`flow/design.v`:
```
module alu #(
    parameter INST_W = 4,
    parameter INT_W  = 6,
    parameter FRAC_W = 10,
    parameter DATA_W = INT_W + FRAC_W
)(
    input                      i_clk,
    input                      i_rst_n,
    input                      i_in_valid,
    output                     o_busy,
    input         [INST_W-1:0] i_inst,
    input  signed [DATA_W-1:0] i_data_a,
    input  signed [DATA_W-1:0] i_data_b,
    output                     o_out_valid,
    output        [DATA_W-1:0] o_data
);
    localparam ADD = 4'b0000,
	       	   SUB = 4'b0001,
	           MUL = 4'b0010,
	           ACC = 4'b0011,
	           SOFTPLUS = 4'b0100,
	       	   XOR = 4'b0101,
	       	   RS = 4'b0110,
	           LR = 4'b0111,
	           CNTZERO = 4'b1000,
	           RMATCH = 4'b1001,
			   DIV3 = 16'b0101_0101_0101_0101,  
			   DIV9 = 16'b0001_1100_0111_0001,
			   BUSY = 1;
	reg signed [DATA_W-1:0] i_data_a_R;
	reg signed [DATA_W-1:0] i_data_b_R;
	reg signed [DATA_W-1:0] o_data_R;
	reg		   [DATA_W-1:0] o_data_lock;
	reg	       [INST_W-1:0]	op;
	reg		   				o_busy_R;
	reg						valid_R;
	reg					    valid_lock;
	reg	signed [31:0]       mul_o;
	reg						mul_busy;
	reg						mul_valid;
	reg						mem_rst;
	reg						acc_valid;
	reg signed [DATA_W:0] add_ext1;
	reg signed [DATA_W:0] sub_ext1;
	reg signed [DATA_W*2-1:0] tmp;
	reg mul_cnt;
	reg 	   [3:0] idx;
	reg signed [DATA_W+3:0] acc_mem[15:0];
	reg signed [DATA_W+3:0] acc_tmp;
	reg 	   [DATA_W-1:0] tmp_lr;
	reg		   [4:0] zcnt;
	reg					fnd;
	reg 	   [DATA_W-4:0] match4;
	integer i;
	integer k;
	assign o_data = o_data_lock;
	assign o_busy = o_busy_R;
	assign o_out_valid = valid_lock;
	function automatic [DATA_W-1:0] rnd32_sat16;
		input [DATA_W*2-1:0] x;
		reg carry;
		reg [DATA_W*2-FRAC_W+1:0] round;		
		begin
			carry = x[FRAC_W-1];
			round = $signed({x[DATA_W*2-1], x[(DATA_W*2-1)-:22]}) + carry;
			rnd32_sat16 = (round[(DATA_W*2-FRAC_W)-:8] == {8{1'b0}} || round[(DATA_W*2-FRAC_W)-:8] == {8{1'b1}})? round[0+:16]: {round[DATA_W*2-FRAC_W], {15{!round[DATA_W*2-FRAC_W]}}};
		end	
	endfunction
	function automatic [DATA_W-1:0] rnd32_sat16_sh4;
		input [DATA_W*2-1:0] x;
		reg carry;
		reg [DATA_W*2-FRAC_W:0] round;
		reg [DATA_W*2-1:0] shift;		
		begin
			shift = x >> 6;
			carry = shift[FRAC_W-1];
			round = $signed({shift[DATA_W*2-1], shift[(DATA_W*2-1)-:22]}) + carry;
			rnd32_sat16_sh4 = (round[(DATA_W*2-FRAC_W)-:8] == {8{1'b0}} || round[(DATA_W*2-FRAC_W)-:8] == {8{1'b1}})? round[0+:16]: {round[DATA_W*2-FRAC_W], {15{!round[DATA_W*2-FRAC_W]}}};
		end	
	endfunction
	function automatic [DATA_W-1:0] sat_ext1;
		input [DATA_W:0] ext1;
		begin
			sat_ext1 = (ext1[DATA_W:DATA_W-1] == 2'b00 || ext1[DATA_W:DATA_W-1] == 2'b11)? ext1[DATA_W-1:0]: {ext1[DATA_W], {15{!ext1[DATA_W]}}};
		end
	endfunction
	function automatic [DATA_W-1:0] softplus;
		input signed [DATA_W-1:0] x;
		reg signed [DATA_W*2-1:0] sf_tmp;
		begin
			if(x >= 2048) begin
				softplus = x;
			end else if((x >= 0) && (x < 2048)) begin
				sf_tmp = $signed($signed({{x[DATA_W-1]}, x[0+:14], {1'b0}}) + 2048) * DIV3;
				softplus = rnd32_sat16_sh4(sf_tmp);
			end else if((x >= -1024) && (x < 0)) begin
				sf_tmp = $signed(x + 2048) * DIV3;
				softplus = rnd32_sat16_sh4(sf_tmp);
			end else if((x >= -2048) && (x < -1024)) begin
				sf_tmp = $signed($signed({{x[DATA_W-1]}, x[0+:14], {1'b0}}) + 5120) * DIV9;
				softplus = rnd32_sat16_sh4(sf_tmp);
			end else if((x >= -3072) && (x < -2048)) begin
				sf_tmp = $signed(x + 3072) * DIV9;
				softplus = rnd32_sat16_sh4(sf_tmp);
			end else if(x < -3072) begin
				softplus = 0;
			end else begin
				softplus = 0;
			end
		end
	endfunction
	always@(*) begin
		add_ext1 = 0;
		sub_ext1 = 0;
		mul_o = 0;
		acc_tmp = 0;
		zcnt = 0;
		match4 = 0;
		i = 0;
		case(op)
			ADD: begin
				add_ext1 = {i_data_a_R[DATA_W-1], i_data_a_R} + {i_data_b_R[DATA_W-1], i_data_b_R};
				o_data_R = sat_ext1(add_ext1);
			end
			SUB: begin
				sub_ext1 = {i_data_a_R[DATA_W-1], i_data_a_R} - {i_data_b_R[DATA_W-1], i_data_b_R};
				o_data_R = sat_ext1(sub_ext1);
			end
			MUL: begin
				mul_o = i_data_a_R * i_data_b_R;
				o_data_R = rnd32_sat16(mul_o);
			end
			ACC: begin 			
				acc_tmp = {{1'b0}, acc_mem[idx]} + {{4{i_data_b_R[DATA_W-1]}}, i_data_b_R};
				o_data_R = (acc_tmp[(DATA_W+3)-:5] == {5{1'b0}} || acc_tmp[(DATA_W+3)-:5] == {5{1'b1}})? acc_tmp[(DATA_W-1)-:16]: {acc_tmp[DATA_W+3], {15{!acc_tmp[DATA_W+3]}}};
			end
			SOFTPLUS: o_data_R = softplus(i_data_a_R);
			XOR: o_data_R = i_data_a_R ^ i_data_b_R;
			RS: o_data_R = i_data_a_R >>> i_data_b_R;
			LR: o_data_R = (i_data_a_R >> (DATA_W - i_data_b_R)) ^ (i_data_a_R << i_data_b_R);
			CNTZERO: begin
				zcnt = 0;
				for(i = 0; i < DATA_W; i = i + 1) begin
					if(i_data_a_R[i] && 1) zcnt = ((DATA_W-1) - i);
				end
				o_data_R = {{11{1'b0}}, zcnt};
			end
			RMATCH: begin
				for(i = 0; i <= DATA_W-4; i = i + 1) begin
					match4[i] = (i_data_a_R[i+:4] == i_data_b_R[(DATA_W-1-i)-:4]);
				end
				o_data_R = {{3{1'b0}}, match4};
			end
			default: o_data_R = 0;
		endcase
	end
	always@(*) begin
		idx = i_data_a_R[0+:4];
	end
    always@(posedge i_clk or negedge i_rst_n) begin
    	if(!i_rst_n) begin
			for(k = 0; k < 16; k = k + 1) begin
				acc_mem[k] <= 0;
			end
		end else if(op == ACC) begin
			acc_mem[idx] <= acc_mem[idx] + {{4{i_data_b_R[DATA_W-1]}}, i_data_b_R};
		end
	end
    always@(posedge i_clk or negedge i_rst_n) begin
    	if(!i_rst_n) begin
			i_data_a_R <= 0;
			i_data_b_R <= 0;
			op <= 0;		
		end else if(i_in_valid) begin
			i_data_a_R <= i_data_a;
			i_data_b_R <= i_data_b;
			op <= i_inst;
		end else begin
			i_data_a_R <= 0;
			i_data_b_R <= 0;
			op <= op;
		end           
    end
	always@(posedge i_clk or negedge i_rst_n) begin
    	if(!i_rst_n) begin
    		o_busy_R <= 0;
    	end else if(i_in_valid) begin
    		o_busy_R <= 1;
    	end else if(valid_R) begin
    		o_busy_R <= 0;
    	end else begin
    		o_busy_R <= 0;
    	end
    end
	always@(posedge i_clk or negedge i_rst_n) begin
    	if(!i_rst_n) begin
    		valid_R <= 0;
    	end else if(i_in_valid) begin
    		valid_R <= 1;
    	end else begin
    		valid_R <= 0;
    	end
    end
	always@(posedge i_clk or negedge i_rst_n) begin
    	if(!i_rst_n) begin
			o_data_lock <= 0;
		end else if(valid_R) begin
			o_data_lock <= o_data_R;
		end else begin
			o_data_lock <= 0;
		end           
    end
    always@(posedge i_clk or negedge i_rst_n) begin
    	if(!i_rst_n) begin
    		valid_lock <= 0;
    	end else if(valid_R) begin
    		valid_lock <= 1;
    	end else begin
    		valid_lock <= 0;
    	end
    end
endmodule
```
`flow/run.sh`:
```
#!/bin/bash
# the make line also repeats each setting of config.mk as NAME=value (left out here)
make -C /OpenROAD-flow-scripts/flow DESIGN_CONFIG=/design/flow/config.mk WORK_HOME=/design/flow/orfs CLKGATE_MAP_FILE= finish
```
`flow/config.mk`:
```
export PLATFORM = sky130hd
export DESIGN_NAME = alu
export DESIGN_NICKNAME = alu
export VERILOG_FILES = /design/flow/design.v
export SDC_FILE = /design/flow/constraint.sdc
export NUM_CORES = 4
export LEC_CHECK = 0
export CAP_MARGIN = 20
export CORE_MARGIN = 2
export CORE_UTILIZATION = 40
export SLEW_MARGIN = 20
```
`flow/constraint.sdc`:
```
create_clock -name core_clock -period 7.16 [get_ports {i_clk}]
set_input_delay 1.4320 -clock core_clock [delete_from_list [all_inputs] [get_ports {i_clk}]]
set_output_delay 1.4320 -clock core_clock [all_outputs]
set_load 0.01 [all_outputs]
```
==> results of run 1 <==
==> cell type report <==
type / instances / area [um^2]
antenna: 1 / 2.50
clock buffer: 61 / 1210
clock inverter: 16 / 235
fill: 11500 / 58700
inverter: 845 / 3220
multi-input combinational: 4328 / 38800
sequential: 374 / 9390
tap: 1637 / 2050
timing repair buffer: 1215 / 9900
==> stage by stage <==
step	cells	setup TNS (ns)	cell area, um^2	setup WS [ns]
6_report	8477	-5.05	64800	-0.392
5_1_grt	8476	-8.63	64800	-0.627
4_1_cts	8438	-4.80	63600	-0.363
3_5_place_dp	8280	-9.93	60100	-0.694
3_3_place_gp	8280	-8.72	60100	-0.644
2_1_floorplan	5820	-0.891	50800	-0.115
==> routing by layer <==
layer / vias to the layer above / track usage, % / routed length, um
met3: 340 / 6.39 / 16200
met4: 0 / 9.00 / 6860
met1: 23000 / 42.5 / 84700
li1: 21600 / - / -
met2: 1699 / 47.6 / 85300
met5: - / 0 / 0
==> what timing repair did <==
action / CTS / global route
pin swaps: 144 / 103
setup buffers: 82 / 40
gates resized: 290 / 189
endpoints found under the setup margin: 16 / 16
==> flow_summary.yaml, run 1 <==
# yosys + openroad results
synth:
  xor_area_share_pct: 4.45
  synth.top_cell.area_share_pct: 21.3
  aoi_share_pct: 18.0
  synthAdderAreaFrac_pct: 34.0
  async_reset_ff_share_pct: 100
  synth-seq-cells: 374
  postSynthSeqShare_pct: 18.9
  syn_area_per_cell_um2: 8.53
  ys_sh_mux_pct: 1.28
  logic_family: "adder cells"
  synthCells: 5820
  yosysWarningCount: 2
  fp_nets: 6890
  ys_top_cells_by_count: "inv_1 (832), nand2_1 (681), fa_1 (528)"
  ys_cells: 5820
  ys.flop_type: "dfrtp_1"
  synthTopCellsByArea: "fa_1 (21%), dfrtp_1 (19%), ha_1 (13%), inv_1 (6.3%), o21ai_0 (5.2%)"
  netlist_area_um2: 49600
  edf_count: 0
  yosysMostFrequentCell: "inv_1"
  synth_cell_types: 116
  yosysTopAreaCell: "fa_1"
  simple_gate_area_share_pct: 14.9
  yosys_area_um2: 49600
power:
  switching_power_mw: 14.7
  p_seq_mw: 2.57
  leakage_nw: 31.1
  ir_worst_vdd_mv: 0.510
  power_switching_share_pct: 48.4
  power.internal_mw: 15.7
  top_power_group: "combinational logic"
  clkPwrFrac_pct: 7.6
  pwr-share-seq_pct: 8.4
  pg_clk_mw: 2.31
  powerDensity_nw_per_um2: 470
  combPwrFrac_pct: 84.0
  pg_comb_mw: 25.6
  total_power_mw: 30.4
routing:
  wl_per_cell_um: 22.8
  ant_nets: 0
  drt_wl_total_um: 193000
  via_per_inst: 5.51
  drc: 0
  dr_total_vias: 46700
  first_pass_iters: 6
  initialDrtViolationCount: 4110
setup_path:
  crit_path_frequent_cell: "fa_1"
  critPathCapture: "o_data_lock[2]$_DFF_PN0_"
  arrival_ns: 8.07
  crit_type: "flip-flop to flip-flop"
  cp.depth: 26
  cp_data_required_time_ns: 7.67
  crit_slowest_cell: "fa_1"
  cp-startpoint: "i_data_a_R[6]$_DFF_PN0_"
  reg2reg_from: "i_data_a_R[6]$_DFF_PN0_"
  reg2reg_depth: 26
  slowest_delay_ns: 0.60
  rr_endpoint: "o_data_lock[2]$_DFF_PN0_"
  cp_top_family: "adder cells"
  crit_fanout: 8
  path_buffers: 5
  critPathLaunchType: "flip-flop"
  r2r_slack_ns: -0.39
  end_kind: "flip-flop"
clocking:
  cts_num_sinks: 374
  cts_root_buf: "clkbuf_16"
  h-tree-depth: 2
  clock_latency_ns: 0.64
  clk_pin_slew_ns: 0.07
  clockBufferDepth: 3
  tritoncts: "yes"
  cts_hold_buf: 0
  cts_buffers: 43
placed_design:
  place_congestion: 1.02
  hpwlAfterDp_um: 156000
  port_buffers: 56
sta:
  layout_setup_ws_ns: -0.392
  timing.hold.ws_ns: 0.480
  final-hold-violation-count: 0
  tightest_slew_ns: 1.17
  timing.fmax_mhz: 132
  period_used_pct: 105
  final.min_clock_period_ns: 7.55
  rsz0062_at_grt: "true"
  drv_slew: 0
  finalSetupViolCount: 15
  slew_headroom_pct: 20.8
  finClkSkew_ns: 0.0591
floorplan:
  io_pins: 57
  die_h_um: 356
  die_width_um: 356
  die_area_um2: 127000
  fp-row-count: 129
  coreArea_um2: 123000
  fp_util_pct: 40.2
status:
  status: "finished with violations"
  failed_checks: "negative setup slack"
hold_path:
  hold_depth: 2
  hp-class: "flip-flop to flip-flop"
  holdPathEnd: "acc_mem[10][9]$_DFFE_PN0P_"
  holdCritStartpoint: "acc_mem[10][9]$_DFFE_PN0P_"
final_layout:
  fin_util_pct: 52.5
  nets: 7877
  area_delta_synth_final_pct: 30.5
global_routing:
  antenna_found_initial: 3
  grt_pass1_wl_um: 294000
  grt_max_degree: 188
  grt_pass1_vias: 47600
  overflow: 0
  track_usage_pct: 30.5
run:
  warnings: 89
  drv_cap: 0
==> run 2, diff against run 1 <==
- ABC_AREA: not set -> 0
- CELL_PAD_IN_SITES_GLOBAL_PLACEMENT: not set -> 0
- CORE_UTILIZATION: 40 -> 72
- CTS_CLUSTER_DIAMETER: not set -> 270
- CTS_CLUSTER_SIZE: not set -> 65
- MAX_ROUTING_LAYER: not set -> met4
- MIN_ROUTING_LAYER: not set -> met1
- PLACE_DENSITY_LB_ADDON: not set -> 0.16
- SETUP_SLACK_MARGIN: not set -> -0.43
- SLEW_MARGIN: 20 -> 5
- TNS_END_PERCENT: not set -> 75
- clock period: 7.16 -> 7.14 ns (I/O delays scaled with it)
==> run 2 against run 1 <==
Against the previous run:
- the flow now stops in 5_1_grt
- area after synthesis stayed put
- synthesized cell count stayed put
- die area is 44% lower
==> flow_summary.yaml, run 2 <==
# physical design summary
status:
  status: "did not finish"
  lastStage: "5_1_grt"
  tool.error: "[ERROR GRT-0116] Global routing finished with congestion. Check the congestion regions in the DRC Viewer."
synth:
  logic_family: "adder cells"
  yosysTopAreaCell: "fa_1"
  yosysWarningCount: 2
  xor_area_share_pct: 4.45
  ys_cells: 5820
  ys_sh_mux_pct: 1.28
  synthAdderAreaFrac_pct: 34.0
  synth_cell_types: 116
  edf_count: 0
  synthTopCellsByArea: "fa_1 (21%), dfrtp_1 (19%), ha_1 (13%), inv_1 (6.3%), o21ai_0 (5.2%)"
  aoi_share_pct: 18.0
  simple_gate_area_share_pct: 14.9
  ys_top_cells_by_count: "inv_1 (832), nand2_1 (681), fa_1 (528)"
  async_reset_ff_share_pct: 100
  fp_nets: 6890
  ys.flop_type: "dfrtp_1"
  netlist_area_um2: 49600
  yosys_area_um2: 49600
  yosysMostFrequentCell: "inv_1"
  postSynthSeqShare_pct: 18.9
  syn_area_per_cell_um2: 8.53
  synth.top_cell.area_share_pct: 21.3
  synth-seq-cells: 374
  synthCells: 5820
placed_design:
  place_inst: 7467
  place_congestion: 1.20
  pre_cts_slack_ns: -0.916
  port_buffers: 56
  hpwlAfterDp_um: 154000
global_routing:
  overflow: 2
  track_usage_pct: 65.2
clocking:
  cts_buffers: 9
  clockBufferDepth: 3
  h-tree-depth: 1
  cts_root_buf: "clkbuf_16"
  cts_num_sinks: 374
floorplan:
  io_pins: 57
  coreArea_um2: 68500
  die_area_um2: 71100
  die_width_um: 267
  fp_util_pct: 72.5
  die_h_um: 267
  fp-row-count: 96
[run 2: what timing repair did]
item	in CTS
gates cloned	2
setup buffers	110
endpoints found under the setup margin	15
hold buffers	0
gates resized	330
pin swaps	155
[run 2: per-layer routing]
metal / overflow / track usage [%]
met1: 0 / 66.2
met2: 2 / 87.9
met3: 0 / 36.3
met4: 0 / 61.2
met5: - / -
[run 2: through the flow]
stage | util (%) | instance area (um^2) | setup TNS [ns]
after detailed placement | 84.6 | 57900 | -12.97
after CTS | 88.3 | 60400 | -6.55
after floorplan | - | 49900 | -5.67
after global placement | 84.6 | 57900 | -11.30
==> run 3, diff against run 2 <==
- ABC_AREA: 0 -> not set
- CELL_PAD_IN_SITES_GLOBAL_PLACEMENT: 0 -> not set
- CORE_UTILIZATION: 72 -> 30
- CTS_CLUSTER_DIAMETER: 270 -> not set
- CTS_CLUSTER_SIZE: 65 -> not set
- MAX_ROUTING_LAYER: met4 -> not set
- MIN_ROUTING_LAYER: met1 -> not set
- PLACE_DENSITY_LB_ADDON: 0.16 -> not set
- SETUP_SLACK_MARGIN: -0.43 -> not set
- SLEW_MARGIN: 5 -> 20
- TNS_END_PERCENT: 75 -> not set
- clock period: 7.14 -> 13.5 ns (I/O delays scaled with it)
==> run 3 against run 2 <==
Against the previous run:
- now clean on timing, DRC and antenna
- area after synthesis stayed put
- die area is 140% higher
- synthesized cell count stayed put
==> flow_summary.yaml, run 3 <==
# yosys + openroad results
status:
  status: "timing/DRC/antenna clean"
global_routing:
  grt_pass1_wl_um: 272000
  use_met1_pct: 28.8
  grt_max_degree: 152
  overflow: 0
  top_usage_layer: "met2"
  track_usage_pct: 21.0
  grt_use_met2_pct: 32.7
  antenna_found_initial: 7
  grt_pass1_vias: 43200
  gr-usage-met3_pct: 3.46
final_layout:
  nets: 6817
  final_cells: 7969
  area_delta_synth_final_pct: 8.90
  fill_cells: 17100
clocking:
  clock_latency_ns: 0.59
  cts_num_sinks: 374
  postCtsSetupRepairBufs: 0
  cts_root_buf: "clkbuf_16"
  h-tree-depth: 2
  cts_buffers: 42
  ctsResizeCount: 0
  clk_pin_slew_ns: 0.07
  tritoncts: "yes"
  cts_hold_buf: 0
  clockBufferDepth: 3
power:
  p_seq_mw: 1.37
  powerDensity_nw_per_um2: 211
  pg_clk_mw: 1.13
  pwr-share-seq_pct: 12.0
  leakage_nw: 25.4
  pg_comb_mw: 8.93
  switching_power_mw: 6.36
  power_switching_share_pct: 55.7
  ir_worst_vdd_mv: 0.201
  top_power_group: "combinational logic"
  clkPwrFrac_pct: 9.9
  combPwrFrac_pct: 78.1
  power.internal_mw: 5.06
synth:
  xor_area_share_pct: 4.45
  simple_gate_area_share_pct: 14.9
  ys.flop_type: "dfrtp_1"
  synth-seq-cells: 374
  aoi_share_pct: 18.0
  netlist_area_um2: 49600
  fp_nets: 6890
  postSynthSeqShare_pct: 18.9
  synthTopCellsByArea: "fa_1 (21%), dfrtp_1 (19%), ha_1 (13%), inv_1 (6.3%), o21ai_0 (5.2%)"
  ys_sh_mux_pct: 1.28
  syn_area_per_cell_um2: 8.53
  yosysMostFrequentCell: "inv_1"
  async_reset_ff_share_pct: 100
  synthAdderAreaFrac_pct: 34.0
  edf_count: 0
  logic_family: "adder cells"
  yosys_area_um2: 49600
  yosysWarningCount: 2
  yosysTopAreaCell: "fa_1"
  ys_top_cells_by_count: "inv_1 (832), nand2_1 (681), fa_1 (528)"
  synth_cell_types: 116
  synthCells: 5820
  ys_cells: 5820
  synth.top_cell.area_share_pct: 21.3
placed_design:
  hpwlAfterDp_um: 136000
  place_inst: 7892
  port_buffers: 56
  pre_cts_slack_ns: 3.58
  place_congestion: 0.999
setup_path:
  slowest_delay_ns: 0.91
  cp_data_required_time_ns: 13.93
  critPathCapture: "o_data_lock[14]$_DFF_PN0_"
  reg2reg_depth: 30
  crit_type: "flip-flop to flip-flop"
  cp.depth: 30
  cp_top_family: "AND-OR/OR-AND gates"
  critPathLaunchType: "flip-flop"
  cp-startpoint: "i_data_a_R[11]$_DFF_PN0_"
  arrival_ns: 10.55
  crit_slowest_cell: "a2111oi_0"
  reg2reg_from: "i_data_a_R[11]$_DFF_PN0_"
  crit_fanout: 36
  crit_path_frequent_cell: "inv_1"
  end_kind: "flip-flop"
  r2r_slack_ns: 3.38
  path_buffers: 7
  rr_endpoint: "o_data_lock[14]$_DFF_PN0_"
hold_path:
  holdCritStartpoint: "acc_mem[4][18]$_DFFE_PN0P_"
  holdPathEnd: "acc_mem[4][18]$_DFFE_PN0P_"
  hp-class: "flip-flop to flip-flop"
  hold_depth: 2
sta:
  finClkSkew_ns: 0.0348
  layout_setup_ws_ns: 3.38
  timing.hold.ws_ns: 0.477
  final.min_clock_period_ns: 10.12
  tightest_slew_ns: 1.18
  rsz0062_at_grt: "false"
  timing.setup.tns_ns: 0
  final-hold-violation-count: 0
  slew_headroom_pct: 20.8
  period_used_pct: 75.0
  timing.fmax_mhz: 98.8
  finalSetupViolCount: 0
  drv_slew: 0
floorplan:
  die_h_um: 411
  io_pins: 57
  coreArea_um2: 165000
  fp-row-count: 149
  die_area_um2: 169000
  fp_util_pct: 30.2
  die_width_um: 411
run:
  warnings: 83
  drv_cap: 0
routing:
  initialDrtViolationCount: 3843
  dr_total_vias: 42600
  drc: 0
  ant_nets: 0
  drt_wl_total_um: 178000
  via_per_inst: 5.34
  first_pass_iters: 6
  wl_per_cell_um: 22.3
## run 3: area by class of cell
| class | count | area [um^2] | area share [%] |
|---|---|---|---|
| clock inverter | 21 | 181 | 0.336 |
| antenna | 1 | 2.50 | 0.00463 |
| multi-input combinational | 4328 | 36100 | 66.8 |
| sequential | 374 | 9370 | 17.3 |
| timing repair buffer | 156 | 1330 | 2.46 |
| tap | 2189 | 2740 | 5.07 |
| clock buffer | 55 | 1170 | 2.16 |
| inverter | 845 | 3170 | 5.87 |
## run 3: metrics by stage
stage / utilization [%] / total power [mW] / instance area, um^2
3_5_place_dp: 32.0 / 10.1 / 52700
2_1_floorplan: - / 7.45 / 49600
6_report: 32.8 / 11.4 / 54100
3_3_place_gp: 32.0 / 10.1 / 52700
4_1_cts: 32.8 / 11.3 / 54000
5_1_grt: 32.8 / 12.4 / 54100
## run 3: per-layer routing
metal / wire length [um] / share of wire [%]
met5: 16 / 0.0090
met4: 8480 / 4.8
met3: 13600 / 7.6
met2: 78000 / 44
met1: 77700 / 44
==> run 4, diff against run 3 <==
- CORE_UTILIZATION: 30 -> 72
- CTS_CLUSTER_SIZE: not set -> 72
- PLACE_DENSITY: not set -> 0.67
- clock period: 13.5 -> 7.01 ns (I/O delays scaled with it)
==> run 4 against run 3 <==
Against the previous run:
- die area shrank 58%
- area after synthesis did not move
- the flow now stops in 5_1_grt
- synthesized cell count unchanged
==> flow_summary.yaml, run 4 <==
# physical design summary
synth:
  fp_nets: 6890
  async_reset_ff_share_pct: 100
  xor_area_share_pct: 4.45
  synthAdderAreaFrac_pct: 34.0
  yosysWarningCount: 2
  ys_cells: 5820
  aoi_share_pct: 18.0
  synthCells: 5820
  synth.top_cell.area_share_pct: 21.3
  yosys_area_um2: 49600
  simple_gate_area_share_pct: 14.9
  netlist_area_um2: 49600
  yosysTopAreaCell: "fa_1"
  synth-seq-cells: 374
  syn_area_per_cell_um2: 8.53
  logic_family: "adder cells"
  edf_count: 0
  postSynthSeqShare_pct: 18.9
  ys_top_cells_by_count: "inv_1 (832), nand2_1 (681), fa_1 (528)"
  yosysMostFrequentCell: "inv_1"
  synth_cell_types: 116
  ys.flop_type: "dfrtp_1"
  synthTopCellsByArea: "fa_1 (21%), dfrtp_1 (19%), ha_1 (13%), inv_1 (6.3%), o21ai_0 (5.2%)"
  ys_sh_mux_pct: 1.28
global_routing:
  track_usage_pct: 87.2
  overflow: 756
floorplan:
  die_h_um: 267
  io_pins: 57
  fp_util_pct: 72.5
  coreArea_um2: 68500
  die_area_um2: 71100
  fp-row-count: 96
  die_width_um: 267
placed_design:
  port_buffers: 56
  place_congestion: 1.15
  pre_cts_slack_ns: -1.05
  hpwlAfterDp_um: 154000
status:
  lastStage: "5_1_grt"
  tool.error: "[ERROR GRT-0232] Routing congestion too high. Check the congestion heatmap in the GUI."
  status: "did not finish"
clocking:
  cts_buffers: 38
  cts_hold_buf: 0
  cts_root_buf: "clkbuf_16"
  clockBufferDepth: 3
  cts_num_sinks: 374
  h-tree-depth: 2
## run 4: timing repair
item,CTS
buffers inserted,69
pin swaps,94
endpoints found under the setup margin,16
gates resized,314
## run 4: metal layers
| metal | GRT usage [%] | GRT overflow |
|---|---|---|
| met5 | 61.1 | 8 |
| met4 | 86.9 | 208 |
| met3 | 78.9 | 94 |
| met2 | 98.1 | 382 |
| met1 | 85.6 | 64 |
## run 4: through the flow
step | instance area (um^2) | std cells
after global placement | 58500 | 7463
after CTS | 61900 | 7600
after detailed placement | 58500 | 7463
after floorplan | 50800 | 5820
==> run 5, diff against run 4 <==
- ABC_AREA: not set -> 1
- CORE_UTILIZATION: 72 -> 40
- CTS_CLUSTER_DIAMETER: not set -> 234
- CTS_CLUSTER_SIZE: 72 -> 19
- PLACE_DENSITY: 0.67 -> not set
- PLACE_DENSITY_LB_ADDON: not set -> 0.24
- TNS_END_PERCENT: not set -> 100
- clock period: 7.01 -> 8.5 ns (I/O delays scaled with it)
==> run 5 against run 4 <==
Against the previous run:
- now clean on timing, DRC and antenna
- area after synthesis increased by 7.9%
- die area increased by 93%
- synthesized cell count is 29% higher
==> flow_summary.yaml, run 5 <==
# yosys + openroad results
status:
  status: "timing/DRC/antenna clean"
global_routing:
  overflow: 0
  grt_pass1_wl_um: 299000
  grt_pass1_vias: 48100
  track_usage_pct: 28.5
  antenna_found_initial: 6
  grt_max_degree: 171
setup_path:
  rr_endpoint: "o_data_lock[7]$_DFF_PN0_"
  crit_slowest_cell: "dfrtp_1"
  crit_path_frequent_cell: "nand2_1"
  path_buffers: 6
  critPathCapture: "o_data_lock[7]$_DFF_PN0_"
  end_kind: "flip-flop"
  crit_fanout: 15
  critPathLaunchType: "flip-flop"
  cp.depth: 34
  reg2reg_depth: 34
  reg2reg_from: "i_data_a_R[13]$_DFF_PN0_"
  crit_type: "flip-flop to flip-flop"
  slowest_delay_ns: 0.69
  r2r_slack_ns: 0.39
  cp_top_family: "adder cells"
  arrival_ns: 8.65
  cp_data_required_time_ns: 9.04
  cp-startpoint: "i_data_a_R[13]$_DFF_PN0_"
routing:
  drc: 0
  ant_nets: 0
  dr_total_vias: 49600
  wl_per_cell_um: 21.1
  initialDrtViolationCount: 4648
  drt_wl_total_um: 196000
  via_per_inst: 5.33
  first_pass_iters: 8
floorplan:
  die_width_um: 370
  fp-row-count: 134
  die_h_um: 370
  fp_util_pct: 40.2
  coreArea_um2: 133000
  io_pins: 57
  die_area_um2: 137000
power:
  p_seq_mw: 2.15
  top_power_group: "combinational logic"
  pg_comb_mw: 15.8
  power_switching_share_pct: 61.3
  pwr-share-seq_pct: 11.2
  ir_worst_vdd_mv: 0.361
  powerDensity_nw_per_um2: 332
  power.internal_mw: 7.39
  leakage_nw: 31.2
  clkPwrFrac_pct: 5.9
  pg_clk_mw: 1.13
  switching_power_mw: 11.7
  combPwrFrac_pct: 82.9
run:
  warnings: 83
  drv_cap: 0
clocking:
  cts_buffers: 23
  cts_root_buf: "clkbuf_16"
  cts_num_sinks: 374
  cts_hold_buf: 0
  clockBufferDepth: 3
  clk_pin_slew_ns: 0.11
  ctsResizeCount: 0
  tritoncts: "yes"
  postCtsSetupRepairBufs: 0
  clock_latency_ns: 0.60
  h-tree-depth: 1
synth:
  synthAdderAreaFrac_pct: 31.5
  synth_cell_types: 73
  yosysTopAreaCell: "fa_1"
  yosysWarningCount: 2
  synth.top_cell.area_share_pct: 19.7
  netlist_area_um2: 53600
  aoi_share_pct: 10.7
  postSynthSeqShare_pct: 17.5
  yosysMostFrequentCell: "nand2_1"
  ys.flop_type: "dfrtp_1"
  synthCells: 7506
  xor_area_share_pct: 2.81
  synth-seq-cells: 374
  simple_gate_area_share_pct: 25.2
  syn_area_per_cell_um2: 7.14
  ys_cells: 7506
  edf_count: 0
  fp_nets: 8576
  ys_sh_mux_pct: 0.0934
  synthTopCellsByArea: "fa_1 (20%), dfrtp_1 (17%), nand2_1 (14%), ha_1 (12%), inv_1 (10%)"
  logic_family: "adder cells"
  ys_top_cells_by_count: "nand2_1 (2,011), inv_1 (1,461), fa_1 (528)"
  yosys_area_um2: 53600
  async_reset_ff_share_pct: 100
final_layout:
  final_cells: 9306
  area_delta_synth_final_pct: 7.25
  fin_util_pct: 43.1
  nets: 8602
  fill_cells: 13900
placed_design:
  hpwlAfterDp_um: 162000
  place_inst: 9274
  place_congestion: 0.975
  port_buffers: 56
hold_path:
  holdCritStartpoint: "acc_mem[5][2]$_DFFE_PN0P_"
  hold_depth: 2
  hp-class: "flip-flop to flip-flop"
  holdPathEnd: "acc_mem[5][2]$_DFFE_PN0P_"
sta:
  drv_slew: 0
  final.min_clock_period_ns: 8.11
  rsz0062_at_grt: "false"
  finalSetupViolCount: 0
  timing.fmax_mhz: 123
  final-hold-violation-count: 0
  tightest_slew_ns: 1.22
  timing.hold.ws_ns: 0.479
  slew_headroom_pct: 18.8
  timing.setup.tns_ns: 0
  period_used_pct: 95.4
  finClkSkew_ns: 0.0345
==> run 5: routing by layer <==
layer / global-route usage [%] / vias up / wire, um
li1: - / 23500 / -
met1: 41.6 / 24100 / 90000
met2: 45.5 / 1709 / 88000
met3: 2.82 / 214 / 13600
met4: 6.18 / 2 / 4690
met5: 0 / - / 7
==> run 5: stage by stage <==
stage	instance area, um^2	setup WS, ns	power, mW
2_1_floorplan	53600	1.49	12.5
3_3_place_gp	56800	0.478	17.8
3_5_place_dp	56800	0.510	17.8
4_1_cts	57400	0.486	19.0
5_1_grt	57500	0.0332	20.9
6_report	57500	0.393	19.1
==> run 5: area by class of cell <==
type / count / area, um^2 / area share [%]
clock inverters: 2 / 28.8 / 0.0501
flip-flops and latches: 374 / 9360 / 16.3
inverters: 1510 / 5670 / 9.87
multi-input cells: 5403 / 37700 / 65.5
repair buffers: 220 / 1930 / 3.36
clock buffers: 25 / 583 / 1.01
diodes: 4 / 10.0 / 0.0174
well taps: 1768 / 2210 / 3.85
==> run 6, diff against run 5 <==
- ABC_AREA: 1 -> not set
- CORE_UTILIZATION: 40 -> 65
- CTS_CLUSTER_DIAMETER: 234 -> not set
- CTS_CLUSTER_SIZE: 19 -> not set
- PLACE_DENSITY_LB_ADDON: 0.24 -> not set
- TNS_END_PERCENT: 100 -> not set
- clock period: 8.5 -> 6.85 ns (I/O delays scaled with it)
==> run 6 against run 5 <==
Against the previous run:
- the layout now fails its checks (negative setup slack)
- setup slack lost 1.9 ns
- combinational power rose by 88%
- core utilization increased by 41 points
- via count is 11% higher
- critical path depth decreased by 4
- first-iteration DRC count is 91% higher
- sequential power is 26% higher
- area after synthesis down 7.3%
- sequential cell count is the same
- sequential share of layout area is 1.6 points lower
- critical endpoint is now o_data_lock[6]$_DFF_PN0_
- largest power group unchanged
==> flow_summary.yaml, run 6 <==
# yosys + openroad results
placed_design:
  port_buffers: 56
  dpl-instance-area_um2: 59400
  hpwlAfterDp_um: 154000
  place_congestion: 1.08
power:
  top_power_group: "combinational logic"
  pwr-share-seq_pct: 7.8
  p_seq_mw: 2.71
  ir_worst_vdd_mv: 1.52
  combPwrFrac_pct: 85.4
  switching_power_mw: 17.8
  total_power_mw: 34.7
  power.internal_mw: 16.9
  leakage_nw: 31.1
  pg_clk_mw: 2.37
  pg_comb_mw: 29.7
  powerDensity_nw_per_um2: 543
  power_switching_share_pct: 51.3
  clkPwrFrac_pct: 6.8
synth:
  simple_gate_area_share_pct: 14.9
  ys.flop_type: "dfrtp_1"
  netlist_area_um2: 49600
  synth_cell_types: 116
  logic_family: "adder cells"
  edf_count: 0
  yosysMostFrequentCell: "inv_1"
  xor_area_share_pct: 4.45
  yosysTopAreaCell: "fa_1"
  aoi_share_pct: 18.0
  fp_nets: 6890
  ys_cells: 5820
  yosys_area_um2: 49600
  yosysWarningCount: 2
  async_reset_ff_share_pct: 100
  synthTopCellsByArea: "fa_1 (21%), dfrtp_1 (19%), ha_1 (13%), inv_1 (6.3%), o21ai_0 (5.2%)"
  synth.top_cell.area_share_pct: 21.3
  synthAdderAreaFrac_pct: 34.0
  postSynthSeqShare_pct: 18.9
  ys_top_cells_by_count: "inv_1 (832), nand2_1 (681), fa_1 (528)"
  synthCells: 5820
  syn_area_per_cell_um2: 8.53
  synth-seq-cells: 374
  ys_sh_mux_pct: 1.28
setup_path:
  crit_slowest_cell: "or4b_4"
  arrival_ns: 8.90
  reg2reg_from: "i_data_a_R[6]$_DFF_PN0_"
  cp_top_family: "adder cells"
  crit_fanout: 5
  rr_endpoint: "o_data_lock[6]$_DFF_PN0_"
  cp.depth: 30
  reg2reg_depth: 30
  cp_data_required_time_ns: 7.35
  r2r_slack_ns: -1.55
  slowest_delay_ns: 0.62
  critPathLaunchType: "flip-flop"
  critPathCapture: "o_data_lock[6]$_DFF_PN0_"
  cp-startpoint: "i_data_a_R[6]$_DFF_PN0_"
  end_kind: "flip-flop"
  path_buffers: 11
  crit_type: "flip-flop to flip-flop"
clocking:
  clock_latency_ns: 0.61
  tritoncts: "yes"
  clockBufferDepth: 3
  cts_root_buf: "clkbuf_16"
  cts_num_sinks: 374
  cts_buffers: 39
  h-tree-depth: 2
  clk_pin_slew_ns: 0.07
  cts_hold_buf: 0
hold_path:
  holdCritStartpoint: "acc_mem[5][10]$_DFFE_PN0P_"
  hp-class: "flip-flop to flip-flop"
  holdPathEnd: "acc_mem[5][10]$_DFFE_PN0P_"
  hold_depth: 2
sta:
  timing.fmax_mhz: 119
  finClkSkew_ns: 0.0368
  period_used_pct: 123
  tightest_slew_ns: 1.07
  final-hold-violation-count: 0
  slew_headroom_pct: 27.9
  layout_setup_ws_ns: -1.55
  finalSetupViolCount: 16
  timing.setup.tns_ns: -22.81
  timing.hold.ws_ns: 0.484
  final.min_clock_period_ns: 8.40
  drv_slew: 0
  rsz0062_at_grt: "true"
final_layout:
  area_delta_synth_final_pct: 28.9
  final_cell_area_um2: 64000
  nets: 7898
routing:
  drc: 0
  first_pass_iters: 12
  via_per_inst: 7.00
  wl_per_cell_um: 29.0
  drt_wl_total_um: 228000
  ant_nets: 0
  dr_total_vias: 54900
  initialDrtViolationCount: 8858
floorplan:
  die_width_um: 280
  die_area_um2: 78600
  io_pins: 57
  coreArea_um2: 75800
  die_h_um: 280
  fp-row-count: 101
  fp_util_pct: 65.5
global_routing:
  grt_pass1_vias: 55300
  overflow: 0
  track_usage_pct: 54.1
  grt_max_degree: 191
  antenna_found_initial: 11
  grt_pass1_wl_um: 322000
status:
  status: "finished with violations"
  failed_checks: "negative setup slack"
run:
  drv_cap: 0
  warnings: 92
[run 6: repair_timing]
item,CTS,global route
gates resized,280,184
endpoints found under the setup margin,16,16
hold endpoints to repair,0,0
setup buffers,76,44
pin swaps,107,90
[run 6: per-layer routing]
metal | part of all wire [%] | up-vias | track usage [%] | wire [um]
met5 | 0.15 | - | 0 | 338
met1 | 32 | 25600 | 63.8 | 73600
met3 | 16 | 2088 | 20.4 | 35400
li1 | - | 21700 | - | -
met4 | 11 | 18 | 38.5 | 24400
met2 | 41 | 5495 | 81.4 | 93900
[run 6: final cells by class]
type	count	area (um^2)
sequential	374	9390
inverter	845	3220
antenna	6	15.0
clock inverter	13	234
timing repair buffer	1240	9960
clock buffer	56	1150
fill	3900	11800
tap	978	1220
multi-input combinational	4328	38800
[run 6: through the flow]
step	setup WS, ns	instances	util, %
final	-1.55	7840	84.4
after detailed placement	-1.17	7648	78.4
after CTS	-0.734	7790	82.8
after floorplan	-0.425	5820	-
after global routing	-1.68	7835	84.4
after global placement	-1.16	7647	78.4
==> run 7, diff against run 6 <==
- ABC_AREA: not set -> 1
- CORE_ASPECT_RATIO: not set -> 0.59
- CORE_MARGIN: 2 -> 5
- CORE_UTILIZATION: 65 -> 40
- CTS_CLUSTER_DIAMETER: not set -> 47
- CTS_CLUSTER_SIZE: not set -> 85
- GPL_TIMING_DRIVEN: not set -> 1
- HOLD_SLACK_MARGIN: not set -> 0.07
- MAX_ROUTING_LAYER: not set -> met4
- clock period: 6.85 -> 8.5 ns (I/O delays scaled with it)
==> run 7 against run 6 <==
Against the previous run:
- critical endpoint is now o_data_lock[15]$_DFF_PN0_
- non-clock buffer count shrank 958
- core utilization shrank 40 points
- cell count rose by 21%
- now clean on timing, DRC and antenna
==> flow_summary.yaml, run 7 <==
# yosys + openroad results
final_layout:
  area_delta_synth_final_pct: 10.2
  final_cells: 9460
  final_cell_area_um2: 59100
  fin_util_pct: 44.3
  nets: 8686
  fill_cells: 13900
synth:
  yosysWarningCount: 2
  simple_gate_area_share_pct: 25.2
  synthAdderAreaFrac_pct: 31.5
  synth_cell_types: 73
  fp_nets: 8576
  xor_area_share_pct: 2.81
  netlist_area_um2: 53600
  postSynthSeqShare_pct: 17.5
  syn_area_per_cell_um2: 7.14
  yosysMostFrequentCell: "nand2_1"
  yosys_area_um2: 53600
  synth.top_cell.area_share_pct: 19.7
  aoi_share_pct: 10.7
  yosysTopAreaCell: "fa_1"
  synth-seq-cells: 374
  ys_top_cells_by_count: "nand2_1 (2,011), inv_1 (1,461), fa_1 (528)"
  async_reset_ff_share_pct: 100
  edf_count: 0
  ys_sh_mux_pct: 0.0934
  logic_family: "adder cells"
  ys_cells: 7506
  synthCells: 7506
  ys.flop_type: "dfrtp_1"
  synthTopCellsByArea: "fa_1 (20%), dfrtp_1 (17%), nand2_1 (14%), ha_1 (12%), inv_1 (10%)"
sta:
  period_used_pct: 96.6
  tightest_slew_ns: 1.16
  finClkSkew_ns: 0.0435
  slew_headroom_pct: 22.8
  drv_slew: 0
  final-hold-violation-count: 0
  rsz0062_at_grt: "false"
  final.min_clock_period_ns: 8.21
  finalSetupViolCount: 0
  layout_setup_ws_ns: 0.288
  timing.fmax_mhz: 122
setup_path:
  crit_fanout: 20
  r2r_slack_ns: 0.29
  cp_top_family: "adder cells"
  end_kind: "flip-flop"
  reg2reg_depth: 30
  crit_type: "flip-flop to flip-flop"
  critPathCapture: "o_data_lock[15]$_DFF_PN0_"
  rr_endpoint: "o_data_lock[15]$_DFF_PN0_"
  cp-startpoint: "i_data_a_R[10]$_DFF_PN0_"
  reg2reg_from: "i_data_a_R[10]$_DFF_PN0_"
  cp_data_required_time_ns: 8.98
  path_buffers: 7
  crit_slowest_cell: "fa_1"
  critPathLaunchType: "flip-flop"
  arrival_ns: 8.69
  cp.depth: 30
  slowest_delay_ns: 0.56
power:
  top_power_group: "combinational logic"
  clkPwrFrac_pct: 10.5
  pg_comb_mw: 15.9
  total_power_mw: 20.2
  power_switching_share_pct: 59.5
  powerDensity_nw_per_um2: 341
  pwr-share-seq_pct: 10.5
  p_seq_mw: 2.12
  leakage_nw: 31.9
  combPwrFrac_pct: 79.0
  power.internal_mw: 8.16
  switching_power_mw: 12.0
  ir_worst_vdd_mv: 0.382
  pg_clk_mw: 2.11
placed_design:
  place_congestion: 1.02
  place_inst: 9353
  hpwlAfterDp_um: 180000
  dpl-instance-area_um2: 57300
  port_buffers: 56
  pre_cts_slack_ns: -0.00582
hold_path:
  hold_depth: 2
  holdCritStartpoint: "acc_mem[0][2]$_DFFE_PN0P_"
  holdPathEnd: "acc_mem[0][2]$_DFFE_PN0P_"
  hp-class: "flip-flop to flip-flop"
clocking:
  h-tree-depth: 2
  cts_root_buf: "clkbuf_16"
  cts_num_sinks: 374
  clockBufferDepth: 3
  tritoncts: "yes"
  clock_latency_ns: 0.63
  cts_buffers: 45
  clk_pin_slew_ns: 0.07
routing:
  top_layer: "met4"
  via_per_inst: 5.39
  wl_per_cell_um: 22.9
  initialDrtViolationCount: 5782
  drt_wl_total_um: 216000
  drt-met1-wl_um: 108000
  met2_length_um: 76800
  first_pass_iters: 9
  dr_total_vias: 51000
  ant_nets: 0
  met3_length_um: 28600
  drc: 0
floorplan:
  fp-row-count: 103
  die_h_um: 291
  fp_util_pct: 40.2
  die_area_um2: 142000
  die_width_um: 486
  coreArea_um2: 133000
  io_pins: 57
status:
  status: "timing/DRC/antenna clean"
global_routing:
  overflow: 0
  grt_pass1_wl_um: 319000
  antenna_found_initial: 22
  grt_pass1_vias: 47800
  grt_max_degree: 137
  track_usage_pct: 30.8
run:
  warnings: 86
  drv_cap: 0
[run 7: metal layers]
layer,vias to the layer above,global-route usage [%]
li1,23800,-
met3,175,10.9
met4,0,4.22
met5,-,-
met1,24800,49.1
met2,2268,36.7
[run 7: stage by stage]
step                      hold WS (ns)   TNS, ns
final                            0.479         0
after detailed placement         0.463  -0.00582
after floorplan                  0.442         0
after CTS                        0.480         0
after global placement           0.459         0
after global routing             0.500         0
[run 7: area by class of cell]
type                    count  area [um^2]  area share (%)
repair buffers            282         2380            4.03
well taps                1785         2230            3.78
flip-flops and latches    374         9370            15.9
multi-input cells        5403        37700            63.9
clock buffers              50         1190            2.01
clock inverters            33          438           0.741
inverters                1510         5670            9.60
diodes                     23         57.6          0.0974
[run 7: what timing repair did]
item                       in CTS  in global routing
hold buffers                    0                  0
resized                         1                 12
setup endpoints to repair       1                 16
setup buffers                   0                  0
==> run 8, diff against run 7 <==
- ABC_AREA: 1 -> not set
- CORE_ASPECT_RATIO: 0.59 -> not set
- CORE_MARGIN: 5 -> 2
- CORE_UTILIZATION: 40 -> 58
- CTS_CLUSTER_DIAMETER: 47 -> not set
- CTS_CLUSTER_SIZE: 85 -> not set
- GPL_TIMING_DRIVEN: 1 -> not set
- HOLD_SLACK_MARGIN: 0.07 -> not set
- MAX_ROUTING_LAYER: met4 -> not set
- SETUP_SLACK_MARGIN: not set -> 1.3
- clock period: 8.5 -> 7.06 ns (I/O delays scaled with it)
==> run 8 against run 7 <==
Against the previous run:
- the layout now fails its checks (negative setup slack)
- first-iteration DRC count decreased by 16%
- cell count decreased by 16%
- clock skew decreased by 0.0018 ns
- register-to-register slack got worse by 0.96 ns
- sequential power increased by 22%
- largest cell class unchanged
- largest power group unchanged
==> flow_summary.yaml, run 8 <==
# yosys + openroad results
synth:
  yosysWarningCount: 2
  simple_gate_area_share_pct: 14.9
  netlist_area_um2: 49600
  postSynthSeqShare_pct: 18.9
  yosysMostFrequentCell: "inv_1"
  yosysTopAreaCell: "fa_1"
  aoi_share_pct: 18.0
  syn_area_per_cell_um2: 8.53
  xor_area_share_pct: 4.45
  synth-seq-cells: 374
  synthTopCellsByArea: "fa_1 (21%), dfrtp_1 (19%), ha_1 (13%), inv_1 (6.3%), o21ai_0 (5.2%)"
  edf_count: 0
  synthCells: 5820
  ys_top_cells_by_count: "inv_1 (832), nand2_1 (681), fa_1 (528)"
  ys_cells: 5820
  fp_nets: 6890
  synth_cell_types: 116
  yosys_area_um2: 49600
  synthAdderAreaFrac_pct: 34.0
  ys_sh_mux_pct: 1.28
  async_reset_ff_share_pct: 100
  logic_family: "adder cells"
  ys.flop_type: "dfrtp_1"
  synth.top_cell.area_share_pct: 21.3
routing:
  ant_nets: 0
  drt_wl_total_um: 186000
  initialDrtViolationCount: 4869
  first_pass_iters: 6
  wl_per_cell_um: 23.4
  via_per_inst: 6.02
  drc: 0
  dr_total_vias: 47900
clocking:
  clock_latency_ns: 0.57
  clk_pin_slew_ns: 0.07
  tritoncts: "yes"
  cts_num_sinks: 374
  clockBufferDepth: 3
  cts_root_buf: "clkbuf_16"
  cts_buffers: 38
  h-tree-depth: 2
power:
  switching_power_mw: 15.1
  powerDensity_nw_per_um2: 485
  clkPwrFrac_pct: 6.7
  ir_worst_vdd_mv: 0.936
  power_switching_share_pct: 48.9
  combPwrFrac_pct: 84.9
  power.internal_mw: 15.8
  pg_comb_mw: 26.2
  top_power_group: "combinational logic"
  leakage_nw: 30.9
  p_seq_mw: 2.59
  pwr-share-seq_pct: 8.4
  pg_clk_mw: 2.06
setup_path:
  crit_type: "flip-flop to flip-flop"
  end_kind: "flip-flop"
  crit_fanout: 6
  reg2reg_depth: 29
  critPathLaunchType: "flip-flop"
  cp.depth: 29
  cp_top_family: "adder cells"
  slowest_delay_ns: 0.53
  arrival_ns: 8.17
  crit_slowest_cell: "fa_1"
  reg2reg_from: "i_data_a_R[4]$_DFF_PN0_"
  cp-startpoint: "i_data_a_R[4]$_DFF_PN0_"
  critPathCapture: "o_data_lock[2]$_DFF_PN0_"
  rr_endpoint: "o_data_lock[2]$_DFF_PN0_"
  r2r_slack_ns: -0.67
  path_buffers: 9
  crit_path_frequent_cell: "fa_1"
  cp_data_required_time_ns: 7.50
sta:
  timing.fmax_mhz: 129
  finClkSkew_ns: 0.0417
  layout_setup_ws_ns: -0.671
  finalSetupViolCount: 16
  rsz0062_at_grt: "true"
  drv_slew: 0
  period_used_pct: 110
  timing.hold.ws_ns: 0.482
  final-hold-violation-count: 0
  final.min_clock_period_ns: 7.73
  slew_headroom_pct: 6.94
  tightest_slew_ns: 1.39
  timing.setup.tns_ns: -8.85
hold_path:
  hp-class: "flip-flop to flip-flop"
  holdCritStartpoint: "acc_mem[8][5]$_DFFE_PN0P_"
  holdPathEnd: "acc_mem[8][5]$_DFFE_PN0P_"
  hold_depth: 2
floorplan:
  fp-row-count: 107
  die_area_um2: 88000
  fp_util_pct: 58.4
  die_h_um: 297
  die_width_um: 297
  coreArea_um2: 85000
  io_pins: 57
placed_design:
  hpwlAfterDp_um: 148000
  port_buffers: 56
  place_congestion: 1.06
  pre_cts_slack_ns: -0.856
status:
  failed_checks: "negative setup slack"
  status: "finished with violations"
run:
  warnings: 94
  drv_cap: 0
global_routing:
  grt_use_met2_pct: 64.8
  grt_pass1_wl_um: 284000
  antenna_found_initial: 5
  overflow: 0
  grt_max_degree: 136
  track_usage_pct: 42.5
  use_met1_pct: 56.1
  top_usage_layer: "met2"
  gr-usage-met3_pct: 11.2
  grt_pass1_vias: 48300
final_layout:
  fin_util_pct: 74.9
  area_delta_synth_final_pct: 28.2
  nets: 7859
==> run 8: layout make-up <==
type / count / area, um^2
clock buffers: 59 / 1160
repair buffers: 1201 / 9720
fillers: 6293 / 21400
inverters: 845 / 3210
clock inverters: 11 / 100
diodes: 1 / 2.50
flip-flops and latches: 374 / 9390
multi-input cells: 4329 / 38600
well taps: 1144 / 1430
==> run 8: per-stage QoR <==
stage | cell area [um^2] | total power, mW | std cells
finish | 63600 | 30.9 | 7964
global route | 63600 | 32.9 | 7963
CTS | 62500 | 29.2 | 7920
detailed placement | 59400 | 25.5 | 7773
global placement | 59400 | 25.2 | 7773
floorplan | 50800 | 14.9 | 5820
==> run 8: metal layers <==
| layer | routed length (um) | vias to the layer above |
|---|---|---|
| li1 | - | 21600 |
| met1 | 73800 | 23300 |
| met2 | 80900 | 2429 |
| met3 | 20500 | 622 |
| met4 | 11100 | 8 |
| met5 | 47 | - |
==> run 8: repair_timing <==
action / in CTS / in global routing
buffers inserted: 76 / 42
endpoints found under the hold margin: 0 / 0
gates cloned: 1 / 1
resized: 259 / 166
hold buffers: 0 / 0
pin swaps: 113 / 109
setup endpoints to repair: 16 / 70
==> run 9, diff against run 8 <==
- ABC_AREA: not set -> 0
- CAP_MARGIN: 20 -> 40
- CELL_PAD_IN_SITES_DETAIL_PLACEMENT: not set -> 0
- CORE_UTILIZATION: 58 -> 57
- CTS_CLUSTER_SIZE: not set -> 85
- MAX_ROUTING_LAYER: not set -> met5
- SETUP_SLACK_MARGIN: 1.3 -> -0.74
- TNS_END_PERCENT: not set -> 60
- clock period: 7.06 -> 8.04 ns (I/O delays scaled with it)
==> run 9 against run 8 <==
Against the previous run:
- highest routed layer unchanged
- critical endpoint is now o_data_lock[0]$_DFF_PN0_
- critical path depth is 1 lower
- via count is 6.9% lower
- largest cell class unchanged
- still fails the layout checks on negative setup slack
- power is 32% lower
==> flow_summary.yaml, run 9 <==
# yosys + openroad results
run:
  drv_cap: 0
  warnings: 85
synth:
  synthAdderAreaFrac_pct: 34.0
  ys_cells: 5820
  fp_nets: 6890
  synth-seq-cells: 374
  yosysWarningCount: 2
  synthCells: 5820
  yosysMostFrequentCell: "inv_1"
  ys.flop_type: "dfrtp_1"
  aoi_share_pct: 18.0
  postSynthSeqShare_pct: 18.9
  synthTopCellsByArea: "fa_1 (21%), dfrtp_1 (19%), ha_1 (13%), inv_1 (6.3%), o21ai_0 (5.2%)"
  ys_top_cells_by_count: "inv_1 (832), nand2_1 (681), fa_1 (528)"
  synth.top_cell.area_share_pct: 21.3
  xor_area_share_pct: 4.45
  simple_gate_area_share_pct: 14.9
  netlist_area_um2: 49600
  synth_cell_types: 116
  logic_family: "adder cells"
  yosysTopAreaCell: "fa_1"
  syn_area_per_cell_um2: 8.53
  ys_sh_mux_pct: 1.28
  async_reset_ff_share_pct: 100
  edf_count: 0
  yosys_area_um2: 49600
floorplan:
  die_area_um2: 89500
  fp_util_pct: 57.4
  io_pins: 57
  die_width_um: 299
  coreArea_um2: 86500
  fp-row-count: 108
  die_h_um: 299
power:
  power.internal_mw: 9.98
  pg_clk_mw: 1.89
  switching_power_mw: 11.1
  leakage_nw: 27.2
  pwr-share-seq_pct: 10.8
  powerDensity_nw_per_um2: 378
  clkPwrFrac_pct: 9.0
  p_seq_mw: 2.28
  ir_worst_vdd_mv: 0.562
  combPwrFrac_pct: 80.2
  top_power_group: "combinational logic"
  pg_comb_mw: 16.9
  power_switching_share_pct: 52.6
clocking:
  cts_root_buf: "clkbuf_16"
  cts_hold_buf: 0
  tritoncts: "yes"
  clock_latency_ns: 0.58
  ctsResizeCount: 0
  cts_num_sinks: 374
  h-tree-depth: 2
  postCtsSetupRepairBufs: 0
  clk_pin_slew_ns: 0.07
  cts_buffers: 40
  clockBufferDepth: 3
sta:
  finalSetupViolCount: 15
  slew_headroom_pct: 33.6
  final.min_clock_period_ns: 8.45
  finClkSkew_ns: 0.0172
  drv_slew: 0
  final-hold-violation-count: 0
  tightest_slew_ns: 0.996
  period_used_pct: 105
  timing.setup.tns_ns: -5.03
  timing.fmax_mhz: 118
  layout_setup_ws_ns: -0.415
routing:
  drt_wl_total_um: 177000
  via_per_inst: 6.12
  first_pass_iters: 6
  initialDrtViolationCount: 4213
  wl_per_cell_um: 24.3
  drc: 0
  dr_total_vias: 44600
  ant_nets: 0
setup_path:
  reg2reg_depth: 28
  crit_fanout: 9
  critPathCapture: "o_data_lock[0]$_DFF_PN0_"
  cp_data_required_time_ns: 8.50
  slowest_delay_ns: 0.60
  path_buffers: 8
  crit_slowest_cell: "fa_1"
  reg2reg_from: "i_data_b_R[5]$_DFF_PN0_"
  cp-startpoint: "i_data_b_R[5]$_DFF_PN0_"
  cp_top_family: "adder cells"
  crit_path_frequent_cell: "fa_1"
  r2r_slack_ns: -0.41
  crit_type: "flip-flop to flip-flop"
  rr_endpoint: "o_data_lock[0]$_DFF_PN0_"
  critPathLaunchType: "flip-flop"
  cp.depth: 28
  end_kind: "flip-flop"
  arrival_ns: 8.92
global_routing:
  track_usage_pct: 40.0
  grt_max_degree: 175
  grt_pass1_vias: 44800
  overflow: 0
  grt_pass1_wl_um: 272000
  antenna_found_initial: 10
status:
  failed_checks: "negative setup slack"
  status: "finished with violations"
final_layout:
  fill_cells: 7550
  area_delta_synth_final_pct: 12.2
  nets: 7179
  final_cell_area_um2: 55700
  final_cells: 7295
placed_design:
  place_congestion: 1.05
  dpl-instance-area_um2: 54300
  place_inst: 7221
  hpwlAfterDp_um: 144000
  pre_cts_slack_ns: -0.210
  port_buffers: 56
hold_path:
  hp-class: "flip-flop to flip-flop"
  hold_depth: 2
  holdPathEnd: "acc_mem[0][12]$_DFFE_PN0P_"
  holdCritStartpoint: "acc_mem[0][12]$_DFFE_PN0P_"
==> run 9: layout make-up <==
type	count	area (um^2)	area share, %
multi-input cells	4328	36100	64.8
flip-flops and latches	374	9370	16.8
repair buffers	520	4310	7.74
inverters	845	3180	5.70
well taps	1155	1450	2.60
clock buffers	59	1140	2.05
clock inverters	12	173	0.310
diodes	2	5.00	0.00899
==> run 9: routing by layer <==
| metal | global-route usage, % | share of wire, % | vias to the layer above |
|---|---|---|---|
| li1 | - | - | 20200 |
| met1 | 54.5 | 41 | 21800 |
| met2 | 60.9 | 43 | 2109 |
| met3 | 10.3 | 11 | 458 |
| met4 | 16.3 | 4.8 | 8 |
| met5 | 0 | 0.032 | - |
==> run 9: metrics by stage <==
| step | hold slack, ns | total power, mW | util [%] |
|---|---|---|---|
| finish | 0.480 | 21.1 | 64.4 |
| global route | 0.500 | 22.7 | 64.4 |
| CTS | 0.483 | 20.7 | 64.3 |
| detailed placement | 0.470 | 18.7 | 62.8 |
| global placement | 0.461 | 18.5 | 62.7 |
| floorplan | 0.446 | 12.5 | - |
==> run 10, diff against run 9 <==
- ABC_AREA: 0 -> not set
- CAP_MARGIN: 40 -> 20
- CELL_PAD_IN_SITES_DETAIL_PLACEMENT: 0 -> not set
- CORE_UTILIZATION: 57 -> 62
- CTS_CLUSTER_SIZE: 85 -> not set
- MAX_ROUTING_LAYER: met5 -> not set
- SETUP_SLACK_MARGIN: -0.74 -> 1.04
- TNS_END_PERCENT: 60 -> not set
- clock period: 8.04 -> 9.23 ns (I/O delays scaled with it)
==> run 10 against run 9 <==
Against the previous run:
- the run now finishes clean
- combinational power shrank 12%
- sequential cell count unchanged
- setup slack improved by 1.6 ns
- wire length up 2.9%
- die area down 8.0%
- clock skew is 0.013 ns higher
- critical path depth is the same
- clock power shrank 15%
- first-iteration DRC count grew 13%
- worst hold slack improved by 0.0010 ns
- largest cell class unchanged
- highest routed layer unchanged
==> flow_summary.yaml, run 10 <==
# yosys + openroad results
clocking:
  clockBufferDepth: 3
  tritoncts: "yes"
  clock_latency_ns: 0.57
  h-tree-depth: 2
  cts_num_sinks: 374
  cts_buffers: 40
  cts_root_buf: "clkbuf_16"
  clk_pin_slew_ns: 0.06
  cts_hold_buf: 0
synth:
  fp_nets: 6890
  async_reset_ff_share_pct: 100
  synth_cell_types: 116
  synthTopCellsByArea: "fa_1 (21%), dfrtp_1 (19%), ha_1 (13%), inv_1 (6.3%), o21ai_0 (5.2%)"
  postSynthSeqShare_pct: 18.9
  syn_area_per_cell_um2: 8.53
  aoi_share_pct: 18.0
  edf_count: 0
  yosys_area_um2: 49600
  logic_family: "adder cells"
  synthAdderAreaFrac_pct: 34.0
  ys_sh_mux_pct: 1.28
  synthCells: 5820
  ys.flop_type: "dfrtp_1"
  simple_gate_area_share_pct: 14.9
  synth-seq-cells: 374
  ys_top_cells_by_count: "inv_1 (832), nand2_1 (681), fa_1 (528)"
  yosysWarningCount: 2
  yosysMostFrequentCell: "inv_1"
  synth.top_cell.area_share_pct: 21.3
  yosysTopAreaCell: "fa_1"
  ys_cells: 5820
  xor_area_share_pct: 4.45
  netlist_area_um2: 49600
routing:
  drt_wl_total_um: 182000
  ant_nets: 0
  initialDrtViolationCount: 4762
  wl_per_cell_um: 26.0
  first_pass_iters: 9
  drc: 0
  dr_total_vias: 45100
  via_per_inst: 6.44
setup_path:
  critPathLaunchType: "flip-flop"
  crit_fanout: 12
  crit_path_frequent_cell: "fa_1"
  crit_slowest_cell: "or4_4"
  critPathCapture: "o_data_lock[2]$_DFF_PN0_"
  cp_top_family: "adder cells"
  path_buffers: 8
  reg2reg_from: "i_data_a_R[12]$_DFF_PN0_"
  crit_type: "flip-flop to flip-flop"
  cp-startpoint: "i_data_a_R[12]$_DFF_PN0_"
  slowest_delay_ns: 0.57
  r2r_slack_ns: 1.15
  reg2reg_depth: 28
  cp.depth: 28
  cp_data_required_time_ns: 9.68
  arrival_ns: 8.53
  end_kind: "flip-flop"
  rr_endpoint: "o_data_lock[2]$_DFF_PN0_"
global_routing:
  track_usage_pct: 43.5
  overflow: 0
  grt_pass1_vias: 44300
  grt_pass1_wl_um: 270000
  antenna_found_initial: 12
  grt_max_degree: 197
final_layout:
  fill_cells: 6260
  logic_area_um2: 37300
  nets: 6989
  final_cell_area_um2: 55500
  seq_area_um2: 9400
  area_delta_synth_final_pct: 11.8
placed_design:
  dpl-instance-area_um2: 51800
  pre_cts_slack_ns: 0.314
  place_congestion: 1.07
  hpwlAfterDp_um: 139000
  port_buffers: 56
power:
  p_seq_mw: 1.99
  switching_power_mw: 10.3
  power_switching_share_pct: 55.7
  clkPwrFrac_pct: 8.7
  pg_clk_mw: 1.60
  pg_comb_mw: 14.8
  power.internal_mw: 8.16
  pwr-share-seq_pct: 10.8
  total_power_mw: 18.4
  ir_worst_vdd_mv: 0.806
  top_power_group: "combinational logic"
  combPwrFrac_pct: 80.5
  leakage_nw: 26.4
  powerDensity_nw_per_um2: 332
floorplan:
  fp_util_pct: 62.7
  die_width_um: 287
  die_h_um: 287
  fp-row-count: 103
  io_pins: 57
  die_area_um2: 82400
  coreArea_um2: 79100
status:
  status: "timing/DRC/antenna clean"
sta:
  finalSetupViolCount: 0
  period_used_pct: 87.5
  timing.hold.ws_ns: 0.481
  final.min_clock_period_ns: 8.08
  timing.fmax_mhz: 124
  layout_setup_ws_ns: 1.15
  tightest_slew_ns: 1.05
  slew_headroom_pct: 29.7
  rsz0062_at_grt: "false"
  final-hold-violation-count: 0
  timing.setup.tns_ns: 0
  drv_slew: 0
  finClkSkew_ns: 0.0299
hold_path:
  hp-class: "flip-flop to flip-flop"
  holdCritStartpoint: "acc_mem[2][17]$_DFFE_PN0P_"
  holdPathEnd: "acc_mem[2][17]$_DFFE_PN0P_"
  hold_depth: 2
run:
  warnings: 90
  drv_cap: 0
-- run 10: cell type report --
class	count	share of cell area [%]
multi-input cells	4328	67.3
clock inverters	12	0.244
repair buffers	330	5.23
diodes	5	0.0225
flip-flops and latches	374	16.9
well taps	1050	2.37
clock buffers	59	2.09
inverters	845	5.81
-- run 10: per-stage QoR --
step,utilization [%],std cells
floorplan,-,5820
CTS,67.8,6916
finish,70.1,7003
global route,70.1,6998
global placement,65.5,6821
detailed placement,65.5,6823
-- run 10: repair_timing --
item / 4_1_cts / 5_1_grt
setup endpoints to repair: 16 / 15
gates cloned: 0 / 2
setup buffers: 22 / 79
resized: 90 / 233
endpoints found under the hold margin: 0 / 0
pin swaps: 8 / 56
-- run 10: layer usage --
layer	track usage [%]	part of all wire, %
met5	0	0.054
met4	19.9	6.2
met3	11.6	12
met2	66.5	43
met1	58.0	38
Power and IR drop assume default switching activity.
